Design HandwashSensor, start of the top module:
module HandwashSensor(
    input clk,
    input reset,
    input acceptLeftHandDistance,
    input [15:0] leftHandDistance,
    input acceptLeftHandGain,
    input [7:0] leftHandGain,
    input acceptRightHandDistance,
    input [15:0] rightHandDistance,
    input acceptRightHandGain,
    input [7:0] rightHandGain,
    output waterOn
);
Size: roughly 1100 cells after synthesis, about 80 flip-flops, about 55 I/O pins, ~10000 um^2 of cells after synthesis.
==> flow/config.mk <==
export PLATFORM = sky130hd
export DESIGN_NAME = HandwashSensor
export DESIGN_NICKNAME = HandwashSensor
export VERILOG_FILES = /design/flow/design.v
export SDC_FILE = /design/flow/constraint.sdc
export NUM_CORES = 4
export LEC_CHECK = 0
export CAP_MARGIN = 20
export CORE_MARGIN = 2
export CORE_UTILIZATION = 72
export CTS_CLUSTER_DIAMETER = 98
export CTS_CLUSTER_SIZE = 22
export PLACE_DENSITY = 0.91
export SLEW_MARGIN = 20
==> flow/constraint.sdc <==
create_clock -name core_clock -period 4.4 [get_ports {clk}]
set_input_delay 0.8800 -clock core_clock [delete_from_list [all_inputs] [get_ports {clk}]]
set_output_delay 0.8800 -clock core_clock [all_outputs]
set_load 0.01 [all_outputs]
run.sh (not shown) runs the stock make flow with config.mk's settings and CLKGATE_MAP_FILE=.
The starting point ended with an error in 5_1_grt on GRT-0232.
Edit:
Settings changed: CTS_CLUSTER_SIZE 22 to 20, PLACE_DENSITY 0.91 to 0.66.
Result:
- This time the run finished with max-capacitance violations, max-slew violations, negative setup slack left
- die size is unchanged
- synthesized cell count stays the same
- synthesized area is unchanged
Edit:
Settings changed: CORE_UTILIZATION 72 to 40, CTS_CLUSTER_DIAMETER 98 to default, CTS_CLUSTER_SIZE 20 to default, PLACE_DENSITY 0.66 to default.
Clock period 4.4 ns to 5.18 ns, I/O delays scaled along.
This time the run ran to the end with no violations.
Worst setup slack is better by 0.86 ns.
Total power decreases by 28%.
Routed wire length shrinks by about 50%.
Clock-buffer cell count stays the same.
Worst hold slack got worse by 0.078 ns.
Clock power decreases by 13%.

---

delta:
Starting RTL as in the previous note.
export LEC_CHECK = 0
export CAP_MARGIN = 30
export CELL_PAD_IN_SITES_DETAIL_PLACEMENT = 2
export CORE_ASPECT_RATIO = 1.68
export CORE_MARGIN = 2
export CORE_UTILIZATION = 39
export CTS_CLUSTER_DIAMETER = 177
export CTS_CLUSTER_SIZE = 88
export GPL_ROUTABILITY_DRIVEN = 1
export GPL_TIMING_DRIVEN = 1
export MAX_ROUTING_LAYER = met5
export MIN_ROUTING_LAYER = met2
export SLEW_MARGIN = 20
export TNS_END_PERCENT = 20
create_clock -name core_clock -period 3.64 [get_ports {clk}]
Complete run, failing final checks: delta, reason negative setup slack.
Modified inputs, pepper compared to delta
Settings: a deleted CTS_CLUSTER_DIAMETER that had been 177; a deleted CTS_CLUSTER_SIZE that had been 88; a deleted CELL_PAD_IN_SITES_DETAIL_PLACEMENT that had been 2; a deleted MIN_ROUTING_LAYER that had been met2; a deleted CORE_ASPECT_RATIO that had been 1.68; a deleted GPL_TIMING_DRIVEN that had been 1; a deleted GPL_ROUTABILITY_DRIVEN that had been 1; a deleted MAX_ROUTING_LAYER that had been met5; a deleted TNS_END_PERCENT that had been 20; a change of CAP_MARGIN from 30 to 20; a change of CORE_UTILIZATION from 39 to 65; a change of the clock period (ns, I/O delays scaled along) from 3.64 to 5.41.
FAIL: delta; every other run in delta and pepper is clean. To summarise delta: no stage aborted, but the layout did not pass its checks, failing on negative setup slack. On pepper: detailed placer's ending HPWL is 16000 µm lower than what delta gave. pepper: wire length of the first global-routing pass 51% below delta. pepper: cell count 335 below delta. When pepper is set beside delta, its power share of the sequential group turns out to be 8.3 points larger. | clock-buffer cell count | lower: pepper |.
Relative to pepper, the following input files were edited for juniper:
Settings: putting SETUP_SLACK_MARGIN at 0.45 where nothing was set; putting CTS_CLUSTER_DIAMETER at 54 where nothing was set; swapping 65 for 72 in CORE_UTILIZATION.
Findings:
juniper vs. pepper: chip area dropped 9.4%, number of standard cells in the final layout excluding fillers dropped 27, post-layout period usage of the worst path dropped 4.1 points.
Changes in zinc relative to juniper:
Settings: putting CORE_ASPECT_RATIO at 0.5 where nothing was set; clearing CTS_CLUSTER_DIAMETER, which used to be 54; swapping 72 for 59 in CORE_UTILIZATION; clearing SETUP_SLACK_MARGIN, which used to be 0.45; swapping 5.41 for 7.0 in the clock period (ns, I/O delays scaled along).
### Flow results
Comparing zinc against juniper, there is no change at all in cell depth of the worst setup path. From juniper to zinc the numbers moved as follows: clock period minus worst slack went up; fraction of area in multi-input gates went up 0.84 points; met3 demand-to-capacity share in global routing fell by 0.16 points; placement row count shows a reduction of 10; routed wire length per instance saw a decrease. Compared with juniper, in zinc global-route wire length before repair went up; total internal power went down; relative slew slack went up. Between zinc and juniper, the difference in total detailed-routing wirelength is negligible. Diff zinc and juniper: power consumption lower in zinc.
#### Input delta (tundra over zinc)
Settings: putting CTS_CLUSTER_SIZE at 17 where nothing was set; swapping 2 for 8 in CORE_MARGIN; putting PLACE_DENSITY at 0.88 where nothing was set; swapping 59 for 40 in CORE_UTILIZATION; putting TNS_END_PERCENT at 15 where nothing was set.
tundra completed; timing, DRC and antenna clean. Compared with zinc, in tundra core utilization shrank by 22 points; global routing usage on met3 shrank by 0.82 points; via count of the first global-routing pass grew by 2.4%; global-route usage shrank by 11 points. Maximum VDD drop, tundra vs zinc: up by a few percent. On total chip power, zinc beats tundra. The global-route wire length before repair in tundra sits 1.6% above the value recorded for zinc. Taking zinc as the reference, in tundra post-route met1 wirelength moved down; via count moved up.

---

xenon:
The RTL this note starts from:
==> flow/design.v <==
module HandwashSensor(
    input clk,
    input reset,
    input acceptLeftHandDistance,
    input [15:0] leftHandDistance,
    input acceptLeftHandGain,
    input [7:0] leftHandGain,
    input acceptRightHandDistance,
    input [15:0] rightHandDistance,
    input acceptRightHandGain,
    input [7:0] rightHandGain,
    output waterOn
);
reg [15:0] leftHandDistanceHeld;
 always@(posedge clk)  begin
     if(reset)
         leftHandDistanceHeld <= 0;
     else if(acceptLeftHandDistance)
         leftHandDistanceHeld <= leftHandDistance;
     else
         leftHandDistanceHeld <= leftHandDistanceHeld;
 end
reg [7:0] leftHandGainHeld;
 always@(posedge clk)  begin
     if(reset)
         leftHandGainHeld <= 0;
     else if(acceptLeftHandGain)
         leftHandGainHeld <= leftHandGain;
     else
         leftHandGainHeld <= leftHandGainHeld;
 end
reg [15:0] rightHandDistanceHeld;
 always@(posedge clk)  begin
     if(reset)
         rightHandDistanceHeld <= 0;
     else if(acceptRightHandDistance)
         rightHandDistanceHeld <= rightHandDistance;
     else
         rightHandDistanceHeld <= rightHandDistanceHeld;
 end
reg [7:0] rightHandGainHeld;
 always@(posedge clk)  begin
     if(reset)
         rightHandGainHeld <= 0;
     else if(acceptRightHandGain)
         rightHandGainHeld <= rightHandGain;
     else
         rightHandGainHeld <= rightHandGainHeld;
 end
wire [15:0] leftHand;
 wire [23:0] leftHandDistanceHeld_Mult_leftHandGainHeld;
 DSP48_AxB dsp_leftHandDistanceHeld_Mult_leftHandGainHeld(
     .CLK(clk),
     .A({ {9{1'b0}}, leftHandDistanceHeld}),
     .B({ {10{1'b0}}, leftHandGainHeld}),
     .P(leftHandDistanceHeld_Mult_leftHandGainHeld)
 );
 reg [16:0] leftHandDistanceHeld_Mult_leftHandGainHeld_ShiftR_7;
 always@(posedge clk) begin
     if(reset)
         leftHandDistanceHeld_Mult_leftHandGainHeld_ShiftR_7 <= 0;
     else
         leftHandDistanceHeld_Mult_leftHandGainHeld_ShiftR_7 <= leftHandDistanceHeld_Mult_leftHandGainHeld >> 7;
 end
 assign leftHand = leftHandDistanceHeld_Mult_leftHandGainHeld_ShiftR_7;
wire [15:0] rightHand;
 wire [23:0] rightHandDistanceHeld_Mult_rightHandGainHeld;
 DSP48_AxB dsp_rightHandDistanceHeld_Mult_rightHandGainHeld(
     .CLK(clk),
     .A({ {9{1'b0}}, rightHandDistanceHeld}),
     .B({ {10{1'b0}}, rightHandGainHeld}),
     .P(rightHandDistanceHeld_Mult_rightHandGainHeld)
 );
 reg [16:0] rightHandDistanceHeld_Mult_rightHandGainHeld_ShiftR_7;
 always@(posedge clk) begin
     if(reset)
         rightHandDistanceHeld_Mult_rightHandGainHeld_ShiftR_7 <= 0;
     else
         rightHandDistanceHeld_Mult_rightHandGainHeld_ShiftR_7 <= rightHandDistanceHeld_Mult_rightHandGainHeld >> 7;
 end
 assign rightHand = rightHandDistanceHeld_Mult_rightHandGainHeld_ShiftR_7;
parameter threshold = 1500;
assign waterOn = leftHand != 0 && rightHand != 0 && (leftHand < threshold || rightHand < threshold);
endmodule
module DSP48_AxB
   (CLK,
    A,
    B,
    P);
  input CLK;
  input [24:0]A;
  input [17:0]B;
  output [42:0]P;
assign P = A*B;
endmodule
clock: 4.46 ns
lec_check: 0
abc_area: 1
cap_margin: 20
core_margin: 2
core_utilization: 70
cts_cluster_diameter: 39
setup_slack_margin: 0.77
slew_margin: 20
> inputs changed (xenon -> harbor)
- clearing ABC_AREA, which used to be 1
- clearing CTS_CLUSTER_DIAMETER, which used to be 39
- swapping 70 for 40 in CORE_UTILIZATION
- clearing SETUP_SLACK_MARGIN, which used to be 0.77
- swapping 4.46 for 7.0 in the clock period (ns, I/O delays scaled along)
### Flow results
harbor against xenon: multiplexer fraction of the synthesized cell area rose 5.0 points, routed wire length decreased 11 mm, synthesis-to-layout area growth decreased by 13 points relative to the old numbers.
When harbor is set beside xenon, its total cell area reported by yosys after synthesis turns out to be about 7% smaller.
Maximum vdd drop ends up higher on xenon.
Fill cell total of the finished layout in harbor is 1709 higher than in xenon
In summary, harbor completed successfully, with a layout that passed the timing, DRC and antenna checks.
Group drawing the most power = combinational cells: xenon; group drawing the most power = registers: harbor
The cell count reported for harbor is smaller than that of xenon by 351.
Number of instances in the synthesized netlist, harbor and xenon: lower on harbor
Compared with xenon, harbor shows area after synthesis that has gone down by a little under 10%.

---

Starts from the design.v that is shown in full above.
Settings: LEC_CHECK=0, ABC_AREA=0, CAP_MARGIN=20, CELL_PAD_IN_SITES_DETAIL_PLACEMENT=1, CORE_ASPECT_RATIO=1.17, CORE_MARGIN=8, CORE_UTILIZATION=43, CTS_CLUSTER_SIZE=78, GPL_ROUTABILITY_DRIVEN=0, GPL_TIMING_DRIVEN=0, MAX_ROUTING_LAYER=met4, PLACE_DENSITY_LB_ADDON=0.14, SLEW_MARGIN=5; clock period 7.0 ns.
Next try:
Settings changed: ABC_AREA 0 to 1, CORE_MARGIN 8 to 10, CORE_UTILIZATION 43 to 35.
After rerunning:
- The changed run completed with no timing, DRC or antenna violations
- fmax came out higher by 4.2%
- via count came out higher by about 24%
- power came out higher by about 22%
- cell count came out higher by 34%
- sequential cell count is unchanged
- setup slack gains 0.22 ns
- routed wire length came out higher by about 20%
- worst hold slack gains 0.051 ns
- sequential power came out lower by about 1%
- clock-buffer cell count stays the same
Next try:
Settings changed: ABC_AREA 1 to default, CELL_PAD_IN_SITES_DETAIL_PLACEMENT 1 to default, CORE_ASPECT_RATIO 1.17 to 0.5, CORE_MARGIN 10 to 8, CORE_UTILIZATION 35 to 40, CTS_CLUSTER_SIZE 78 to default, GPL_ROUTABILITY_DRIVEN 0 to default, GPL_TIMING_DRIVEN 0 to default, MAX_ROUTING_LAYER met4 to default, PLACE_DENSITY_LB_ADDON 0.14 to default, SLEW_MARGIN 5 to 20, TNS_END_PERCENT from default to 15.
After rerunning: Utilization climbs by 5.4 points. Die size fell by about a fifth. Combinational power shrinks by well over a third. Area after synthesis is lower by a little under a tenth. Final cell count drops by a quarter to a third. Setup slack improves by 0.12 ns. Sequential cell count stays the same.
Next try:
Settings changed: CAP_MARGIN 20 to 30, CELL_PAD_IN_SITES_DETAIL_PLACEMENT from default to 1, CORE_ASPECT_RATIO 0.5 to 1.17, CORE_MARGIN 8 to 10, CTS_CLUSTER_SIZE from default to 78, GPL_ROUTABILITY_DRIVEN from default to 0, MAX_ROUTING_LAYER from default to met4, PLACE_DENSITY_LB_ADDON from default to 0.25, TNS_END_PERCENT 15 to default.
Result: Via count is higher by 3.4%. Fmax is higher by 0.75%. Routed wire length is higher by 16%. Sequential power is higher by about 0.9%. First-iteration DRC count is lower by 20%. Register-to-register slack gains 0.04 ns.

---

north:
RTL: the design.v shown in full above, as it stands there.
Settings: LEC_CHECK=0, ABC_AREA=1, CAP_MARGIN=20, CORE_ASPECT_RATIO=0.5, CORE_MARGIN=8, CORE_UTILIZATION=40, CTS_CLUSTER_DIAMETER=224, CTS_CLUSTER_SIZE=100, SLEW_MARGIN=20, TNS_END_PERCENT=15; clock period 7.0 ns.
diff inputs: north => south
Settings: putting CELL_PAD_IN_SITES_DETAIL_PLACEMENT at 1 where nothing was set; clearing ABC_AREA, which used to be 1; swapping 8 for 2 in CORE_MARGIN; clearing TNS_END_PERCENT, which used to be 15; clearing CTS_CLUSTER_SIZE, which used to be 100; swapping 0.5 for 1.6 in CORE_ASPECT_RATIO; clearing CTS_CLUSTER_DIAMETER, which used to be 224.
### Flow results
- Compared with north, south shows a sequential share of layout area that is 0.79 points higher.
- For the post-synthesis cell area, south came in 7.3% lower than north did.
- Summary of south over north: final worst-path cycle share has increased; worst setup timing slack at the placement stage -0.55 ns.
--- input diff south..east ---
Settings: removing CELL_PAD_IN_SITES_DETAIL_PLACEMENT (formerly 1); changing CORE_UTILIZATION from 40 to 67; changing CORE_ASPECT_RATIO from 1.6 to 0.5; setting TNS_END_PERCENT to 15 for the first time; changing CORE_MARGIN from 2 to 8.
Notes after the runs:
Changes observed in east relative to south: width of the die moved up; number of logic stages on the critical path including buffering level; fraction of power consumed by sequential logic moved up; number of placed cells counting well taps moved down.
As of east, last weighted congestion value of the routability-driven placer had risen by a few percent compared to south.
Compare east and south | area growth from synthesis to layout lower: east
Total length of routed met3 wires, east and south: larger value in east
Power per cell area is higher on south
The inputs of west differ from those of east as listed below.
Settings: changing CORE_ASPECT_RATIO from 0.5 to 0.84; setting CELL_PAD_IN_SITES_DETAIL_PLACEMENT to 1 for the first time; changing CORE_MARGIN from 8 to 2; setting PLACE_DENSITY_LB_ADDON to 0.25 for the first time; changing CORE_UTILIZATION from 67 to 40; removing TNS_END_PERCENT (formerly 15); changing CAP_MARGIN from 20 to 25.
### Flow results
Headroom to the max-slew limit (west over east): increase, 2.3 points. Measured against west, the average wire per standard cell of east comes out at 0.950 times the reference value. Of east and west, the run reporting the higher smallest setup slack after layout was east. Changes observed in west relative to east: relative area of clock buffers and inverters in the final design now larger, overall power of the completed layout +66 µW, total core area up 9900 µm², sum of routed wire length over all layers +about 15%. On west: total die area is about 36% higher than what east gave. Compared to east, west has power in combinational cells about 2% higher. east -> west: fmax decreased by a few percent.

---

Starts from the design.v that is shown in full above.
clock: 3.64 ns
lec_check: 0
cap_margin: 30
cell_pad_in_sites_detail_placement: 2
cell_pad_in_sites_global_placement: 2
core_aspect_ratio: 1.68
core_margin: 2
core_utilization: 39
cts_cluster_diameter: 177
cts_cluster_size: 88
gpl_routability_driven: 1
gpl_timing_driven: 0
max_routing_layer: met5
min_routing_layer: met2
slew_margin: 20
tns_end_percent: 20
The first run produced a layout that fails on setup timing.
Next try:
- CAP_MARGIN: 30 -> 20
- CELL_PAD_IN_SITES_DETAIL_PLACEMENT: 2 -> not set
- CELL_PAD_IN_SITES_GLOBAL_PLACEMENT: 2 -> not set
- CORE_ASPECT_RATIO: 1.68 -> not set
- CORE_UTILIZATION: 39 -> 64
- CTS_CLUSTER_DIAMETER: 177 -> not set
- CTS_CLUSTER_SIZE: 88 -> not set
- GPL_ROUTABILITY_DRIVEN: 1 -> not set
- GPL_TIMING_DRIVEN: 0 -> not set
- MAX_ROUTING_LAYER: met5 -> not set
- MIN_ROUTING_LAYER: met2 -> not set
- TNS_END_PERCENT: 20 -> not set
- clock period: 3.64 -> 4.11 ns (I/O delays scaled with it)
The changed run finished with setup timing left.
Hold slack improves by 0.035 ns.
Sequential cell count is unchanged.
Wire length is lower by 24%.
Die area is lower by 38%.
Setup slack improves by 0.84 ns.
Cell area is higher by 7.0%.
Clock-buffer cell count is unchanged.
Non-clock buffer count is higher by 102.
Synthesized area is unchanged.
Next try:
- ABC_AREA: not set -> 1
- CORE_UTILIZATION: 64 -> 70
- CTS_CLUSTER_DIAMETER: not set -> 40
- CTS_CLUSTER_SIZE: not set -> 72
- clock period: 4.11 -> 4.44 ns (I/O delays scaled with it)
Now the flow completed without violations.
Via count went up by 16%.
Fmax rose by 6.3%.
Design area drops by 8.5%.
Clock skew went down by 0.0089 ns.
Combinational power rises by about 20%.
Count of clock-buffer cells in the layout went down by 1.
Sequential share of layout area is higher by 1.1 points.
Clock power came out lower by 17%.
Worst setup slack improved by 0.60 ns.
Sequential power increases by about 1%.
Next try:
- CAP_MARGIN: 20 -> 5
- TNS_END_PERCENT: not set -> 5
- clock period: 4.44 -> 3.65 ns (I/O delays scaled with it)
This time the run completed, yet does not pass: setup timing.
Die size stays the same.
Via count goes up by 11%.
Wire length grows by about 20%.
Hold slack is worse by 0.0096 ns.
Global-route usage rises by 7.1 points.
Non-clock buffer count rose by 111.
Design area climbs by about 11%.
Combinational power went up by 66%.
Core utilization went up by 8.8 points.
First-iteration DRC count went up by 27%.
No activity file was given, so power comes from the tool's default toggle rates.
